== main ==
// measure_sys
module measure_sys(
	input            sys_clk,
	input            sys_rst_n,
	input      [7:0] askdemod_data,    
	input      [9:0] fsk_demod,        
	input      [7:0] pskdemod_data,    
	output     [7:0] demod_data,
	output     [7:0] uart_mod_type,
	output    [15:0] uart_demod_fre,
	output     [7:0] uart_mod_depth,
	output reg [7:0] uart_delta_freq
);
Size in the first run: roughly 91000 um2 of cells after synthesis.
==> flow/config.mk <==
export PLATFORM = sky130hd
export DESIGN_NAME = measure_sys
export DESIGN_NICKNAME = measure_sys
export VERILOG_FILES = /design/flow/design.v
export SDC_FILE = /design/flow/constraint.sdc
export NUM_CORES = 4
export LEC_CHECK = 0
export CAP_MARGIN = 20
export CORE_MARGIN = 2
export CORE_UTILIZATION = 65
export SLEW_MARGIN = 20
==> flow/constraint.sdc <==
create_clock -name core_clock -period 79.0 [get_ports {sys_clk}]
set_input_delay 15.8000 -clock core_clock [delete_from_list [all_inputs] [get_ports {sys_clk}]]
set_output_delay 15.8000 -clock core_clock [all_outputs]
set_load 0.01 [all_outputs]
run.sh (not shown) runs the stock make flow with config.mk's settings and CLKGATE_MAP_FILE=.
--- input diff main..the feature branch ---
Settings: CORE_UTILIZATION: 65 -> 69; ABC_AREA: unset -> 1; the clock period (ns, I/O delays scaled along): 79.0 -> 46.9.
[summary]
Relative to main, data arrival time of the critical path has decreased by 17230 ps in the feature branch. The feature branch and main ended up with roughly the same register cell area after layout. Delta(post-CTS setup repair buffer count, the feature branch - main) > 0.

## v30
Starting RTL as in the previous note.
==> flow/config.mk <==
export PLATFORM = sky130hd
export DESIGN_NAME = measure_sys
export DESIGN_NICKNAME = measure_sys
export VERILOG_FILES = /design/flow/design.v
export SDC_FILE = /design/flow/constraint.sdc
export NUM_CORES = 4
export LEC_CHECK = 0
export CAP_MARGIN = 15
export CELL_PAD_IN_SITES_GLOBAL_PLACEMENT = 3
export CORE_ASPECT_RATIO = 0.98
export CORE_MARGIN = 9
export CORE_UTILIZATION = 33
export GPL_ROUTABILITY_DRIVEN = 1
export GPL_TIMING_DRIVEN = 0
export HOLD_SLACK_MARGIN = 0.17
export MAX_ROUTING_LAYER = met5
export MIN_ROUTING_LAYER = met2
export PLACE_DENSITY_LB_ADDON = 0.09
export SETUP_SLACK_MARGIN = -1.21
export SLEW_MARGIN = 20
export TNS_END_PERCENT = 60
==> flow/constraint.sdc <==
create_clock -name core_clock -period 50.2 [get_ports {sys_clk}]
set_input_delay 10.0400 -clock core_clock [delete_from_list [all_inputs] [get_ports {sys_clk}]]
set_output_delay 10.0400 -clock core_clock [all_outputs]
set_load 0.01 [all_outputs]
[v30] flow finished | final checks: failed | reasons: setup timing
Here is what was changed in the inputs of v40 compared with v30.
==> flow/config.mk <==
export PLATFORM = sky130hd
export DESIGN_NAME = measure_sys
export DESIGN_NICKNAME = measure_sys
export VERILOG_FILES = /design/flow/design.v
export SDC_FILE = /design/flow/constraint.sdc
export NUM_CORES = 4
export LEC_CHECK = 0
export ABC_AREA = 1
export CAP_MARGIN = 0
export CORE_MARGIN = 2
export CORE_UTILIZATION = 72
export CTS_CLUSTER_DIAMETER = 194
export SLEW_MARGIN = 20
==> flow/constraint.sdc <==
create_clock -name core_clock -period 41.3 [get_ports {sys_clk}]
set_input_delay 8.2600 -clock core_clock [delete_from_list [all_inputs] [get_ports {sys_clk}]]
set_output_delay 8.2600 -clock core_clock [all_outputs]
set_load 0.01 [all_outputs]
Arrival time of data at the critical path endpoint delta for v40 relative to v30: 8040 ps lower. The lower horizontal die dimension of v30 and v40 is in v40. met2 as the most used routing layer was reported by v40, and met3 by v30. Measured against v30, the power of v40 comes out at 1.2 times the reference value. Looking at setup slack across both flows, v40 is the weaker of the two, with v30 ahead. v40 does better than v30 on number of DRC markers in iteration 0. Taking v40 over v30, the HPWL after detailed placement ratio works out to 0.872. Every stage of v40 finished as expected; the final checks, on the other hand, flagged setup timing, which means the layout fails. Looking at share of total power in combinational logic across v30 and v40, the one that comes out lower is v30. Summary: with v30 as the reference, via count of the first global-routing pass in v40 moved down by more than a quarter. Taking v40 over v30, the critical path depth ratio works out to 1.10. Comparing v30 and v40, the higher peak supply drop was measured on v40.
Here is what was changed in the inputs of v32 compared with v40.
diff --git a/flow/config.mk b/flow/config.mk
--- a/flow/config.mk
+++ b/flow/config.mk
@@ -8,6 +8,8 @@
 export ABC_AREA = 1
-export CAP_MARGIN = 0
+export CAP_MARGIN = 40
 export CORE_MARGIN = 2
 export CORE_UTILIZATION = 72
-export CTS_CLUSTER_DIAMETER = 194
+export CTS_CLUSTER_DIAMETER = 227
+export HOLD_SLACK_MARGIN = 0.29
+export PLACE_DENSITY = 0.65
 export SLEW_MARGIN = 20
==> flow/constraint.sdc <==
create_clock -name core_clock -period 69.8 [get_ports {sys_clk}]
set_input_delay 13.9600 -clock core_clock [delete_from_list [all_inputs] [get_ports {sys_clk}]]
set_output_delay 13.9600 -clock core_clock [all_outputs]
set_load 0.01 [all_outputs]
--- outcome ---
v32 did not stop at any stage, and its layout met the timing, design-rule and antenna checks. Diff v40 -> v32: worst path setup slack after routing has increased; cell-internal power has decreased; via count has decreased. Max global-route usage across v40 and v32: v40. Compare v40 and v32 | final core utilization higher: v40. v32 -> v40: remaining global-route overflow delta 0, exact match. Compared with v40, logic depth of the worst path, buffers included in v32 increased slightly.
Input changes introduced in v14 (baseline for comparison: v32):
==> flow/config.mk <==
export PLATFORM = sky130hd
export DESIGN_NAME = measure_sys
export DESIGN_NICKNAME = measure_sys
export VERILOG_FILES = /design/flow/design.v
export SDC_FILE = /design/flow/constraint.sdc
export NUM_CORES = 4
export LEC_CHECK = 0
export CAP_MARGIN = 20
export CORE_MARGIN = 2
export CORE_UTILIZATION = 68
export SLEW_MARGIN = 20
==> flow/constraint.sdc <==
create_clock -name core_clock -period 56.8 [get_ports {sys_clk}]
set_input_delay 11.3600 -clock core_clock [delete_from_list [all_inputs] [get_ports {sys_clk}]]
set_output_delay 11.3600 -clock core_clock [all_outputs]
set_load 0.01 [all_outputs]
--- outcome ---
Diff v32 -> v14 | maximum number of pins on one net before global-route repair | up by more than half. Changes observed in v14 relative to v32: worst setup margin saw a decrease; ratio of routed vias to standard cells went up by about 9%; logic gate fraction of the total cell area rose 4.4 points; worst max-slew margin expressed relative to the limit down 14 points; growth of design area from synthesis to finish has increased. Data arrival time of the critical path, v14 and v32: higher on v14. Sum of met3 wire segment lengths after detailed routing (v14 vs. v32) decreases by more than 10%.
Modified inputs, v22 compared to v14
diff --git a/flow/config.mk b/flow/config.mk
--- a/flow/config.mk
+++ b/flow/config.mk
@@ -9,3 +9,3 @@
 export CORE_MARGIN = 2
-export CORE_UTILIZATION = 68
+export CORE_UTILIZATION = 32
 export SLEW_MARGIN = 20
==> flow/constraint.sdc <==
create_clock -name core_clock -period 62.4 [get_ports {sys_clk}]
set_input_delay 12.4800 -clock core_clock [delete_from_list [all_inputs] [get_ports {sys_clk}]]
set_output_delay 12.4800 -clock core_clock [all_outputs]
set_load 0.01 [all_outputs]
--- outcome ---
Taking v22 as 1.0, v14 lands at 0.875 on final cell count. Power density over cell area shrinks by a few percent when moving from v14 to v22. met2 track demand over resource sits lower in v22 than in v14. Routed wire length across v22 and v14: no real change. v14 and v22 ended up with roughly the same global-route wire length before repair. Compared with v14, in v22 area of the core higher, area growth from synthesis to layout +1.7 points, multi-input logic portion of the cell area moved down, switching share of total power moved down.
Power and IR drop assume default switching activity.
